==> inputs of trial 89 <==
==> flow/design.v (excerpt) <==
module lcd_ctrl(clk, reset, datain, cmd, cmd_valid, dataout, output_valid, busy);
Settings: LEC_CHECK=0, CAP_MARGIN=20, CORE_MARGIN=2, CORE_UTILIZATION=72, CTS_CLUSTER_DIAMETER=28, CTS_CLUSTER_SIZE=52, PLACE_DENSITY=0.78, SETUP_SLACK_MARGIN=1.09, SLEW_MARGIN=20; clock period 3.67 ns.
run.sh (not shown) runs the stock make flow with config.mk's settings and CLKGATE_MAP_FILE=.
==> build 75 (differences from trial 89) <==
Settings changed: CORE_UTILIZATION 72 to 9, CTS_CLUSTER_DIAMETER 28 to not set, CTS_CLUSTER_SIZE 52 to not set, PLACE_DENSITY 0.78 to not set, SETUP_SLACK_MARGIN 1.09 to not set.
==> flow/constraint.sdc (replaced) <==
create_clock -name core_clock -period 5.23 [get_ports {clk}]
set_input_delay 1.0460 -clock core_clock [delete_from_list [all_inputs] [get_ports {clk}]]
set_output_delay 1.0460 -clock core_clock [all_outputs]
set_load 0.01 [all_outputs]
==> summary.rpt <==
=============================================================
Status ......................................... stopped before the end
Last stage the flow got to ..................... global routing (5_1_grt)
Err ............................................ [ERROR GRT-0232] Routing congestion too high. Check the congestion heatmap in the GUI.
Routability-driven placement congestion ratio ..        0.993
Area post-placement ............................   0.0151 mm2
Die Footprint ..................................   0.0201 mm2
Total routing usage reported by global routing .        74.4%
Die outline width ..............................       142 um
Setup WS pre-CTS ...............................    -0.435 ns
Met2 Use GR ....................................        89.6%
Number of buffers created by CTS ...............           52
Placeable core region ..........................   0.0186 mm2
Number of setup buffers added after CTS ........           22
Height of the die ..............................       142 um
=============================================================
(the above is from trial 89)
==> summary.rpt <==
=============================================================
Status ......................................... complete, no violations
Area post-placement ............................   0.0165 mm2
Die Footprint ..................................    0.155 mm2
Total routing usage reported by global routing .        5.11%
Number of buffers created by CTS ...............           35
Met2 Use GR ....................................        7.89%
Setup WS pre-CTS ...............................     0.575 ns
Number of setup buffers added after CTS ........            0
Die outline width ..............................       393 um
Placeable core region ..........................    0.150 mm2
=============================================================
(the above is from build 75)

========
==> 03-23 <==
==> flow/design.v <==
module lcd_ctrl(clk, reset, datain, cmd, cmd_valid, dataout, output_valid, busy);
input           clk;
input           reset;
input   [7:0]   datain;
input   [2:0]   cmd;
input           cmd_valid;
output reg [7:0]   dataout;
output reg         output_valid;
output reg         busy;
reg cur_state,next_state;  
reg [5:0] img_counter;     
reg [2:0] row,col;         
reg [2:0] row_t,col_t;         
reg [5:0] out_pos;          
reg [2:0] cmd_reg;         
reg [7:0] data_buff[35:0];  
localparam REFLASH     = 3'd0;
localparam LOAD_DATA   = 3'd1;
localparam SHIFT_RIGHT = 3'd2;
localparam SHIFT_LEFT  = 3'd3;
localparam SHIFT_UP    = 3'd4;
localparam SHIFT_DOWN  = 3'd5;
localparam WAIT_CMD = 1'b0;
localparam PROCESS  = 1'b1;
always @ ( posedge clk or posedge reset ) begin    
    if (reset)  
        cur_state <= WAIT_CMD;
    else
        cur_state <= next_state;
end 
always @ ( * ) begin     
    case ( cur_state )
        WAIT_CMD : begin
            if ( cmd_valid )
                next_state = PROCESS;
            else
                next_state = WAIT_CMD;
        end
        PROCESS : begin
            if ( ( cmd_reg == REFLASH ) && img_counter[5:3] == 3'd2 && img_counter[2:0] == 3'd2 )
                next_state = WAIT_CMD;
            else
                next_state = PROCESS;
        end
    endcase
end
always @ (*) begin   
    row_t = row + img_counter[5:3];
    col_t = col + img_counter[2:0];
    out_pos = row_t * 6'd6 + col_t;
end
always @ ( posedge clk or posedge reset ) begin   
    if (reset) begin
        row <= 3'd2;
        col <= 3'd2;
        dataout <= 8'd0;
        output_valid <= 1'd0;
        busy <= 1'd0;
        cmd_reg <= REFLASH;
        img_counter <= 6'd0;
    end
    else begin
        if ( cur_state == WAIT_CMD ) begin
            if ( cmd_valid ) begin
                cmd_reg <= cmd;
                busy <= 1'd1;
            end
            img_counter <= 6'd0;
            output_valid <= 1'd0;
        end
        else begin
            case ( cmd_reg )
                REFLASH : begin
                    dataout <= data_buff[out_pos];
                    if ( img_counter[2:0] == 3'd2 ) begin
                        img_counter[5:3] <= img_counter[5:3] + 1'd1;
                        img_counter[2:0] <= 3'd0;
                    end
                    else begin
                        img_counter <= img_counter + 6'd1;
                    end
                    if ( img_counter[5:3] == 3'd2 && img_counter[2:0] == 3'd2 ) begin
                        busy <= 1'd0;
                    end
                    output_valid <= 1'd1;
                end
                LOAD_DATA : begin
                    if (img_counter == 6'd35) begin
                        img_counter <= 6'd0;
                        cmd_reg <= REFLASH;
                    end
                    else
                        img_counter <= img_counter + 6'd1;
                    data_buff[img_counter] <= datain;
                    row <= 3'd2;
                    col <= 3'd2;
                end
                SHIFT_RIGHT : begin
                    if ( col != 3'd3 )
                        col <= col + 3'd1;
                    cmd_reg <= REFLASH;
                end
                SHIFT_LEFT : begin
                    if ( col != 3'd0 )
                        col <= col - 3'd1;
                    cmd_reg <= REFLASH;
                end
                SHIFT_UP : begin
                    if ( row != 3'd0 )
                        row <= row - 3'd1;
                    cmd_reg <= REFLASH;
                end
                default : begin  
                    if ( row != 3'd3 )
                        row <= row + 3'd1;
                    cmd_reg <= REFLASH;
                end
            endcase
        end
    end
end
endmodule
==> flow/run.sh <==
#!/bin/bash
# the make line also repeats each setting of config.mk as NAME=value (left out here)
make -C /OpenROAD-flow-scripts/flow DESIGN_CONFIG=/design/flow/config.mk WORK_HOME=/design/flow/orfs CLKGATE_MAP_FILE= finish
==> flow/config.mk <==
export PLATFORM = sky130hd
export DESIGN_NAME = lcd_ctrl
export DESIGN_NICKNAME = lcd_ctrl
export VERILOG_FILES = /design/flow/design.v
export SDC_FILE = /design/flow/constraint.sdc
export NUM_CORES = 4
export LEC_CHECK = 0
export CAP_MARGIN = 20
export CORE_MARGIN = 2
export CORE_UTILIZATION = 15
export SLEW_MARGIN = 20
==> flow/constraint.sdc <==
create_clock -name core_clock -period 5.81 [get_ports {clk}]
set_input_delay 1.1620 -clock core_clock [delete_from_list [all_inputs] [get_ports {clk}]]
set_output_delay 1.1620 -clock core_clock [all_outputs]
set_load 0.01 [all_outputs]
==> inputs of 03-27, as changes to 03-23 <==
--- a/flow/config.mk
+++ b/flow/config.mk
@@ -6,6 +6,16 @@
 export NUM_CORES = 4
 export LEC_CHECK = 0
-export CAP_MARGIN = 20
+export ABC_AREA = 0
+export CAP_MARGIN = 30
+export CELL_PAD_IN_SITES_DETAIL_PLACEMENT = 2
 export CORE_MARGIN = 2
-export CORE_UTILIZATION = 15
-export SLEW_MARGIN = 20
+export CORE_UTILIZATION = 53
+export CTS_CLUSTER_DIAMETER = 81
+export CTS_CLUSTER_SIZE = 50
+export GPL_ROUTABILITY_DRIVEN = 1
+export HOLD_SLACK_MARGIN = 0.2
+export MAX_ROUTING_LAYER = met4
+export MIN_ROUTING_LAYER = met2
+export PLACE_DENSITY_LB_ADDON = 0.07
+export SLEW_MARGIN = 40
+export TNS_END_PERCENT = 10
==> flow/constraint.sdc (replaced) <==
create_clock -name core_clock -period 4.5 [get_ports {clk}]
set_input_delay 0.9000 -clock core_clock [delete_from_list [all_inputs] [get_ports {clk}]]
set_output_delay 0.9000 -clock core_clock [all_outputs]
set_load 0.01 [all_outputs]
==> inputs of 03-01, as changes to 03-23 <==
--- a/flow/config.mk
+++ b/flow/config.mk
@@ -6,6 +6,14 @@
 export NUM_CORES = 4
 export LEC_CHECK = 0
-export CAP_MARGIN = 20
+export ABC_AREA = 1
+export CAP_MARGIN = 5
+export CELL_PAD_IN_SITES_DETAIL_PLACEMENT = 0
 export CORE_MARGIN = 2
-export CORE_UTILIZATION = 15
+export CORE_UTILIZATION = 72
+export CTS_CLUSTER_SIZE = 50
+export GPL_ROUTABILITY_DRIVEN = 0
+export MAX_ROUTING_LAYER = met4
+export PLACE_DENSITY_LB_ADDON = 0.01
+export SETUP_SLACK_MARGIN = 0.9
 export SLEW_MARGIN = 20
+export TNS_END_PERCENT = 80
==> flow/constraint.sdc (replaced) <==
create_clock -name core_clock -period 3.08 [get_ports {clk}]
set_input_delay 0.6160 -clock core_clock [delete_from_list [all_inputs] [get_ports {clk}]]
set_output_delay 0.6160 -clock core_clock [all_outputs]
set_load 0.01 [all_outputs]
==> inputs of 09-21, as changes to 03-23 <==
--- a/flow/config.mk
+++ b/flow/config.mk
@@ -6,6 +6,14 @@
 export NUM_CORES = 4
 export LEC_CHECK = 0
-export CAP_MARGIN = 20
+export ABC_AREA = 1
+export CAP_MARGIN = 5
+export CELL_PAD_IN_SITES_DETAIL_PLACEMENT = 0
+export CORE_ASPECT_RATIO = 0.89
 export CORE_MARGIN = 2
-export CORE_UTILIZATION = 15
+export CORE_UTILIZATION = 72
+export CTS_CLUSTER_SIZE = 50
+export GPL_ROUTABILITY_DRIVEN = 0
+export MAX_ROUTING_LAYER = met4
+export PLACE_DENSITY_LB_ADDON = 0.01
+export SETUP_SLACK_MARGIN = 0.9
 export SLEW_MARGIN = 20
==> flow/constraint.sdc (replaced) <==
create_clock -name core_clock -period 3.08 [get_ports {clk}]
set_input_delay 0.6160 -clock core_clock [delete_from_list [all_inputs] [get_ports {clk}]]
set_output_delay 0.6160 -clock core_clock [all_outputs]
set_load 0.01 [all_outputs]
==> Slide: Implementation Results <==
Implementation Results

Outcome
  – Stopped at: global routing
  – Outcome: did not finish
  – Stop Error: [ERROR GRT-0116] Global routing finished with congestion. Check the congestion regions in the DRC Viewer.

CTS
  – CTS buffer count: 15

Placement
  – Routability Congestion: approximately 1.1

Yosys
  – Cells in synth_stat.txt: between 900 and 1000
# the run above: 03-27

==> Slide: Implementation Results <==
Implementation Results

Outcome
  – Outcome: finished with violations
  – Layout check faults: setup timing

Min path
  – Hold Path Class: reg2reg

CTS
  – CTS buffer count: 30

Floorplanning
  – Tap Cells: between 200 and 300

STA
  – Setup violation total in the final timing report: 8
  – Setup slack after layout: -1.038 ns

Route
  – Via density: roughly 7.3
# the run above: 03-01

==> Slide: Implementation Results <==
Implementation Results

Yosys
  – Count of library flops with an enable pin: ~290
  – Cells in synth_stat.txt: between 900 and 1000

Worst setup path
  – Critical Path Start Type: flop

Placement
  – Routability Congestion: 0.9535

Outcome
  – Outcome: no timing/DRC/antenna violations
# the run above: 03-23

==> Slide: Implementation Results <==
Implementation Results

Outcome
  – Outcome: did not finish
  – Stopped at: global routing

Floorplanning
  – Die Y: roughly 140 microns
  – Row count: around 48

CTS
  – CTS buffer count: 30
  – Cts-stage hold buffer count: 0

Yosys
  – Area leader, netlist: edfxtp_1
  – Top area cell types: edfxtp_1 (62%), nand4_1 (7.2%), nand2_1 (6.9%)
# the run above: 09-21


========
==> v23: inputs <==
RTL: the design.v shown in full above, as it stands there.
clock: 5.23 ns
lec_check: 0
abc_area: 1
cap_margin: 20
core_margin: 2
core_utilization: 69
slew_margin: 20
==> v5: changes against v23 <==
ABC_AREA = unset   (was 1)
CAP_MARGIN = 35   (was 20)
CELL_PAD_IN_SITES_DETAIL_PLACEMENT = 2   (was unset)
CORE_MARGIN = 6   (was 2)
CORE_UTILIZATION = 60   (was 69)
CTS_CLUSTER_DIAMETER = 238   (was unset)
CTS_CLUSTER_SIZE = 16   (was unset)
GPL_TIMING_DRIVEN = 1   (was unset)
MAX_ROUTING_LAYER = met4   (was unset)
MIN_ROUTING_LAYER = met2   (was unset)
SLEW_MARGIN = 40   (was 20)
==> flow/constraint.sdc (replaced) <==
create_clock -name core_clock -period 4.5 [get_ports {clk}]
set_input_delay 0.9000 -clock core_clock [delete_from_list [all_inputs] [get_ports {clk}]]
set_output_delay 0.9000 -clock core_clock [all_outputs]
set_load 0.01 [all_outputs]
==> impl_metrics.env <==
# implementation run metrics
export IMPL_outcome="aborted with a tool error"
export IMPL_synth_area_top_cells="edfxtp_1, dfrtp_1, mux4_2, nand2_1, mux2_2"
export IMPL_core_util_floorplan=0.6190
export IMPL_ys_sh_adder=0.02074
export IMPL_haltStage="detailed placement"
export IMPL_syn_area_per_cell_um2=14.77
export IMPL_die_w_um=162.7
export IMPL_error="[ERROR DPL-0033] detailed placement checks failed during check placement."
export IMPL_synthCells=923
The numbers above come from v5.

==> impl_metrics.env <==
# physical design summary
export IMPL_die_w_um=146.5
export IMPL_worstRegToRegCells=18
export IMPL_synth_area_top_cells="edfxtp_1, nand4_1, nand2_1, nand3_1, nor2_1"
export IMPL_synthCells=1271
export IMPL_critPathMaxFanout=16
export IMPL_ys_sh_adder=0.02017
export IMPL_vias_per_cell=6.592
export IMPL_syn_area_per_cell_um2=11.03
export IMPL_crit_slowest_cell="nor2_1"
export IMPL_outcome="complete, no violations"
The numbers above come from v23.


========
==> inputs of run X <==
Starts from the design.v that is shown in full above.
==> flow/config.mk <==
export PLATFORM = sky130hd
export DESIGN_NAME = lcd_ctrl
export DESIGN_NICKNAME = lcd_ctrl
export VERILOG_FILES = /design/flow/design.v
export SDC_FILE = /design/flow/constraint.sdc
export NUM_CORES = 4
export LEC_CHECK = 0
export CAP_MARGIN = 0
export CORE_ASPECT_RATIO = 0.93
export CORE_MARGIN = 2
export CORE_UTILIZATION = 72
export CTS_CLUSTER_DIAMETER = 392
export CTS_CLUSTER_SIZE = 18
export PLACE_DENSITY_LB_ADDON = 0.15
export SETUP_SLACK_MARGIN = -0.35
export SLEW_MARGIN = 30
==> flow/constraint.sdc <==
create_clock -name core_clock -period 3.55 [get_ports {clk}]
set_input_delay 0.7100 -clock core_clock [delete_from_list [all_inputs] [get_ports {clk}]]
set_output_delay 0.7100 -clock core_clock [all_outputs]
set_load 0.01 [all_outputs]
==> run Z (differences from run X) <==
ABC_AREA = 1   (was unset)
CAP_MARGIN = 5   (was 0)
CELL_PAD_IN_SITES_DETAIL_PLACEMENT = 1   (was unset)
CELL_PAD_IN_SITES_GLOBAL_PLACEMENT = 2   (was unset)
CORE_ASPECT_RATIO = 1.05   (was 0.93)
CORE_MARGIN = 9   (was 2)
CORE_UTILIZATION = 64   (was 72)
CTS_CLUSTER_DIAMETER = 284   (was 392)
CTS_CLUSTER_SIZE = 92   (was 18)
GPL_ROUTABILITY_DRIVEN = 0   (was unset)
HOLD_SLACK_MARGIN = -0.04   (was unset)
MAX_ROUTING_LAYER = met5   (was unset)
MIN_ROUTING_LAYER = met2   (was unset)
PLACE_DENSITY = 0.63   (was unset)
PLACE_DENSITY_LB_ADDON = unset   (was 0.15)
SETUP_SLACK_MARGIN = 0.32   (was -0.35)
SLEW_MARGIN = 35   (was 30)
TNS_END_PERCENT = 65   (was unset)
==> flow/constraint.sdc (replaced) <==
create_clock -name core_clock -period 5.45 [get_ports {clk}]
set_input_delay 1.0900 -clock core_clock [delete_from_list [all_inputs] [get_ports {clk}]]
set_output_delay 1.0900 -clock core_clock [all_outputs]
set_load 0.01 [all_outputs]
==> notes <==
Run Z never finished: it broke off in global placement without I/O (3_1_place_gp_skip_io). Run X finished but failed the layout checks on setup timing. Between run X and run Z, the lower area after synthesis is in run X (gap 2.7%, measured against run Z). Synthesized cell count: run Z is larger than run X (38%). Die area: run X is lower than run Z (27%).
==> figures <==
|  | run X | run Z |
|---|---|---|
| Post-synthesis xor/xnor area fraction | 1.386% | 0.4998% |
| Total standard cell area after synthesis | 13630 um^2 | 14020 um^2 |
| And-or/or-and share of the synthesized area | 8.278% | 1.241% |
| CORE AREA | 18560 um^2 | 21540 um^2 |
| Area of the die | 20050 um^2 | 27560 um^2 |
| Register share after synthesis | 68.22% | 66.35% |
| Average size of a mapped cell | 14.77 um^2 | 11.03 um^2 |
| Number of distinct library cell variants in the gate-level netlist after synthesis | 77 | 35 |
| Number of standard cells reported by yosys | 923 | 1271 |
| Share of synthesized area spent on multiplexers | 7.213% | 0% |
| Die height | 136.7 um | 169.7 um |
| Number of cells produced by synthesis | 923 | 1271 |
| Share of Yosys cell area claimed by the top area cell type | 63.43% | 61.69% |
| Width of the die | 146.7 um | 162.4 um |
| Std-Cell Rows | 48 | 55 |
| Status | failed layout checks | aborted with a tool error |
| Failing step | - | global placement without I/O (3_1_place_gp_skip_io) |
| Reasons for failing layout checks | setup timing | - |
| Adder-cell share of the synthesized area | 2.074% | 2.017% |
| Floorplan net count | 956 | 1304 |
| Share of synthesized cell area in and, or, nand and nor gates | 10.78% | 25.39% |
